==> job 8631 <==
==> flow/design.v (excerpt) <==
module circ(clk, reset, pushin, Xin, Rin, pushout, Yout);
input clk,reset,pushin;
input [23:0] Xin,Rin;
output pushout;
output [23:0] Yout;
reg [23:0] Xl,Rl;
reg V1;
reg [47:0] X2,R2,diff,Diff;
reg V2;
reg V3;
reg [24:0] res;
reg [26:0] rv;
always @(posedge(clk) or posedge(reset)) begin
  if(reset) begin
    V1<=0;
    Xl<=0;
    Rl<=0;
  end else begin
    V1<= pushin;
    Xl<= Xin;
    Rl<= Rin;
  end
end
always @(posedge(clk) or posedge(reset)) begin
  if(reset) begin
    V2 <= 0;
    X2 <= 0;
    R2 <= 0;
  end else begin
    V2 <= V1;
    X2 <= Xl*Xl;
    R2 <= Rl*Rl;
  end
end
always @(posedge(clk) or posedge(reset)) begin
 if(reset) begin
  V3 <= 0;
  Diff <= 0;
 end else begin
  V3 <= V2;
  Diff <= R2-X2;
 end
end
integer ix;
always @(*) begin
 res=0;
 rv=0;
 diff=Diff;
 for(ix=0; ix < 24; ix=ix+1) begin 
   rv = { rv[24:0], diff[47:46] };
   diff={ diff[45:0],2'b0};
   if( { 1'b0,res[23:0],2'b1 } <= rv ) begin
     rv=rv - { 1'b0,res[23:0],2'b1 };
     res = { res[23:0],1'b1 };
   end else res= { res[23:0],1'b0 };
 end
end
assign pushout=V3;
assign Yout = res[23:0];
endmodule
==> flow/config.mk <==
export PLATFORM = sky130hd
export DESIGN_NAME = circ
export DESIGN_NICKNAME = circ
export VERILOG_FILES = /design/flow/design.v
export SDC_FILE = /design/flow/constraint.sdc
export NUM_CORES = 4
export LEC_CHECK = 0
export CAP_MARGIN = 20
export CORE_ASPECT_RATIO = 1.39
export CORE_MARGIN = 2
export CORE_UTILIZATION = 54
export GPL_ROUTABILITY_DRIVEN = 0
export PLACE_DENSITY_LB_ADDON = 0.03
export SLEW_MARGIN = 30
export TNS_END_PERCENT = 45
==> flow/constraint.sdc <==
create_clock -name core_clock -period 80.0 [get_ports {clk}]
set_input_delay 16.0000 -clock core_clock [delete_from_list [all_inputs] [get_ports {clk}]]
set_output_delay 16.0000 -clock core_clock [all_outputs]
set_load 0.01 [all_outputs]
run.sh (not shown) runs the stock make flow with config.mk's settings and CLKGATE_MAP_FILE=.
==> inputs of job 737, as changes to job 8631 <==
==> flow/config.mk (replaced) <==
export PLATFORM = sky130hd
export DESIGN_NAME = circ
export DESIGN_NICKNAME = circ
export VERILOG_FILES = /design/flow/design.v
export SDC_FILE = /design/flow/constraint.sdc
export NUM_CORES = 4
export LEC_CHECK = 0
export CAP_MARGIN = 20
export CORE_MARGIN = 2
export CORE_UTILIZATION = 65
export SLEW_MARGIN = 20
==> flow/constraint.sdc (replaced) <==
create_clock -name core_clock -period 65.1 [get_ports {clk}]
set_input_delay 13.0200 -clock core_clock [delete_from_list [all_inputs] [get_ports {clk}]]
set_output_delay 13.0200 -clock core_clock [all_outputs]
set_load 0.01 [all_outputs]
==> inputs of job 1481, as changes to job 8631 <==
==> flow/config.mk (replaced) <==
export PLATFORM = sky130hd
export DESIGN_NAME = circ
export DESIGN_NICKNAME = circ
export VERILOG_FILES = /design/flow/design.v
export SDC_FILE = /design/flow/constraint.sdc
export NUM_CORES = 4
export LEC_CHECK = 0
export ABC_AREA = 0
export CAP_MARGIN = 20
export CELL_PAD_IN_SITES_GLOBAL_PLACEMENT = 1
export CORE_MARGIN = 2
export CORE_UTILIZATION = 42
export CTS_CLUSTER_DIAMETER = 333
export CTS_CLUSTER_SIZE = 99
export PLACE_DENSITY_LB_ADDON = 0.27
export SLEW_MARGIN = 0
export TNS_END_PERCENT = 15
==> inputs of job 2017, as changes to job 8631 <==
==> flow/config.mk (replaced) <==
export PLATFORM = sky130hd
export DESIGN_NAME = circ
export DESIGN_NICKNAME = circ
export VERILOG_FILES = /design/flow/design.v
export SDC_FILE = /design/flow/constraint.sdc
export NUM_CORES = 4
export LEC_CHECK = 0
export ABC_AREA = 1
export CAP_MARGIN = 20
export CORE_MARGIN = 2
export CORE_UTILIZATION = 65
export CTS_CLUSTER_DIAMETER = 379
export SLEW_MARGIN = 20
==> flow/constraint.sdc (replaced) <==
create_clock -name core_clock -period 53.8 [get_ports {clk}]
set_input_delay 10.7600 -clock core_clock [delete_from_list [all_inputs] [get_ports {clk}]]
set_output_delay 10.7600 -clock core_clock [all_outputs]
set_load 0.01 [all_outputs]
==> Changelog: implementation <==
### Implementation results

* Non-CTS inverters at 1432
* PnR worst setup slack at -1.71 ns
* Crit-path max cell delay at 0.61 ns
* Outcome: failed layout checks
* Setup violations, final at 1
* Blocking Checks: setup timing
Source of the figures above: job 737

==> Changelog: implementation <==
### Implementation results

* Crit-path max cell delay at between 0.6 and 0.7 ns
* R2R cell count at 49
* PnR worst setup slack at 2.06 ns
* N_diodes at 2
* Adder share at 38.2%
* Non-CTS inverters at roughly 2400
* Setup violations, final at 0
* Outcome: timing/DRC/antenna clean
Source of the figures above: job 2017

==> Changelog: implementation <==
### Implementation results

* PnR worst setup slack at 3.97 ns
* Setup violations, final at 0
* F_max at 0.0132 GHz
* Routed via count at between 60000 and 70000
* Chip area at 132000 um^2
* Outcome: timing/DRC/antenna clean
* Crit-path max cell delay at ~0.67 ns
* Non-CTS inverters at 1434
Source of the figures above: job 8631

==> Changelog: implementation <==
### Implementation results

* Outcome: timing/DRC/antenna clean
* Non-CTS inverters at 1433
* Setup violations, final at 0
* Crit-path max cell delay at roughly 0.63 ns
* PnR worst setup slack at 4.33 ns
* Die span in y at approximately 410 um
Source of the figures above: job 1481


==> inputs of exp/lagoon <==
==> flow/design.v <==
`timescale 1ns/10ps
module circ(clk, reset, pushin, Xin, Rin, pushout, Yout);
input clk,reset,pushin;
input [23:0] Xin,Rin;
output pushout;
output [23:0] Yout;
reg [23:0] Xl,Rl;
reg V1;
reg [47:0] X2,R2,diff,Diff;
reg V2;
reg V3;
reg [24:0] res;
reg [26:0] rv;
always @(posedge(clk) or posedge(reset)) begin
  if(reset) begin
    V1<=0;
    Xl<=0;
    Rl<=0;
  end else begin
    V1<= pushin;
    Xl<= Xin;
    Rl<= Rin;
  end
end
always @(posedge(clk) or posedge(reset)) begin
  if(reset) begin
    V2 <= 0;
    X2 <= 0;
    R2 <= 0;
  end else begin
    V2 <= V1;
    X2 <= Xl*Xl;
    R2 <= Rl*Rl;
  end
end
always @(posedge(clk) or posedge(reset)) begin
 if(reset) begin
  V3 <= 0;
  Diff <= 0;
 end else begin
  V3 <= V2;
  Diff <= R2-X2;
 end
end
integer ix;
always @(*) begin
 res=0;
 rv=0;
 diff=Diff;
 for(ix=0; ix < 24; ix=ix+1) begin 
   rv = { rv[24:0], diff[47:46] };
   diff={ diff[45:0],2'b0};
   if( { 1'b0,res[23:0],2'b1 } <= rv ) begin
     rv=rv - { 1'b0,res[23:0],2'b1 };
     res = { res[23:0],1'b1 };
   end else res= { res[23:0],1'b0 };
 end
end
assign pushout=V3;
assign Yout = res[23:0];
endmodule
==> flow/run.sh <==
#!/bin/bash
# the make line also repeats each setting of config.mk as NAME=value (left out here)
make -C /OpenROAD-flow-scripts/flow DESIGN_CONFIG=/design/flow/config.mk WORK_HOME=/design/flow/orfs CLKGATE_MAP_FILE= finish
==> flow/config.mk <==
export PLATFORM = sky130hd
export DESIGN_NAME = circ
export DESIGN_NICKNAME = circ
export VERILOG_FILES = /design/flow/design.v
export SDC_FILE = /design/flow/constraint.sdc
export NUM_CORES = 4
export LEC_CHECK = 0
export ABC_AREA = 1
export CAP_MARGIN = 0
export CORE_MARGIN = 2
export CORE_UTILIZATION = 72
export CTS_CLUSTER_DIAMETER = 332
export MAX_ROUTING_LAYER = met4
export PLACE_DENSITY = 0.65
export SLEW_MARGIN = 20
==> flow/constraint.sdc <==
create_clock -name core_clock -period 38.2 [get_ports {clk}]
set_input_delay 7.6400 -clock core_clock [delete_from_list [all_inputs] [get_ports {clk}]]
set_output_delay 7.6400 -clock core_clock [all_outputs]
set_load 0.01 [all_outputs]
==> inputs of exp/ember, as changes to exp/lagoon <==
CAP_MARGIN = 20   (was 0)
CORE_UTILIZATION = 68   (was 72)
CTS_CLUSTER_DIAMETER = 237   (was 332)
CTS_CLUSTER_SIZE = 92   (was not set)
MAX_ROUTING_LAYER = not set   (was met4)
PLACE_DENSITY = not set   (was 0.65)
==> flow/constraint.sdc (replaced) <==
create_clock -name core_clock -period 88.9 [get_ports {clk}]
set_input_delay 17.7800 -clock core_clock [delete_from_list [all_inputs] [get_ports {clk}]]
set_output_delay 17.7800 -clock core_clock [all_outputs]
set_load 0.01 [all_outputs]
==> results <==
|  | exp/lagoon | exp/ember |
|---|---|---|
| Placeable core region | 103000 um^2 | 109000 um^2 |
| Synth warnings | 1 | 1 |
| Detailed-placement wirelength estimate | 256000 um | 216000 um |
| Area of the chip | 106000 um^2 | 112000 um^2 |
| Row cnt | 118 | 121 |
| Compound-Gate Fraction of Synth Area | 0.0971 | 0.0971 |
| Chip area estimate from yosys synthesis | 74600 um^2 | 74600 um^2 |
| Weighted congestion reported at the end of routability-driven placement | 1.17 | 1.10 |
| Width of the die | 326 um | 335 um |
| Total placed instance area | 95200 um^2 | 76500 um^2 |
| Mapped Area | 74600 um^2 | 74600 um^2 |
| Simple-gate share of the synthesized area | 0.274 | 0.274 |
| Post-Place Worst Slack | -7.91 ns | 12.37 ns |
| Xor-xnor portion of the synthesized cell area | 0.0450 | 0.0450 |
| Most instantiated library cell after synthesis | nand2_1 | nand2_1 |
| Top area contributor share | 0.227 | 0.227 |
| FA/HA/MAJ Cells, Area Fraction | 0.382 | 0.382 |
| Outcome | aborted with a tool error | finished clean |
| Failing step | 4_1_cts | - |
| Mean post-synth cell area | 6.86 um^2 | 6.86 um^2 |
| Chip height | 326 um | 335 um |
| Number of placed cells counting well taps | 14400 | 12300 |
| Initial standard-cell utilization of the core | 0.723 | 0.685 |
| Number of standard cells after synthesis | 10900 | 10900 |
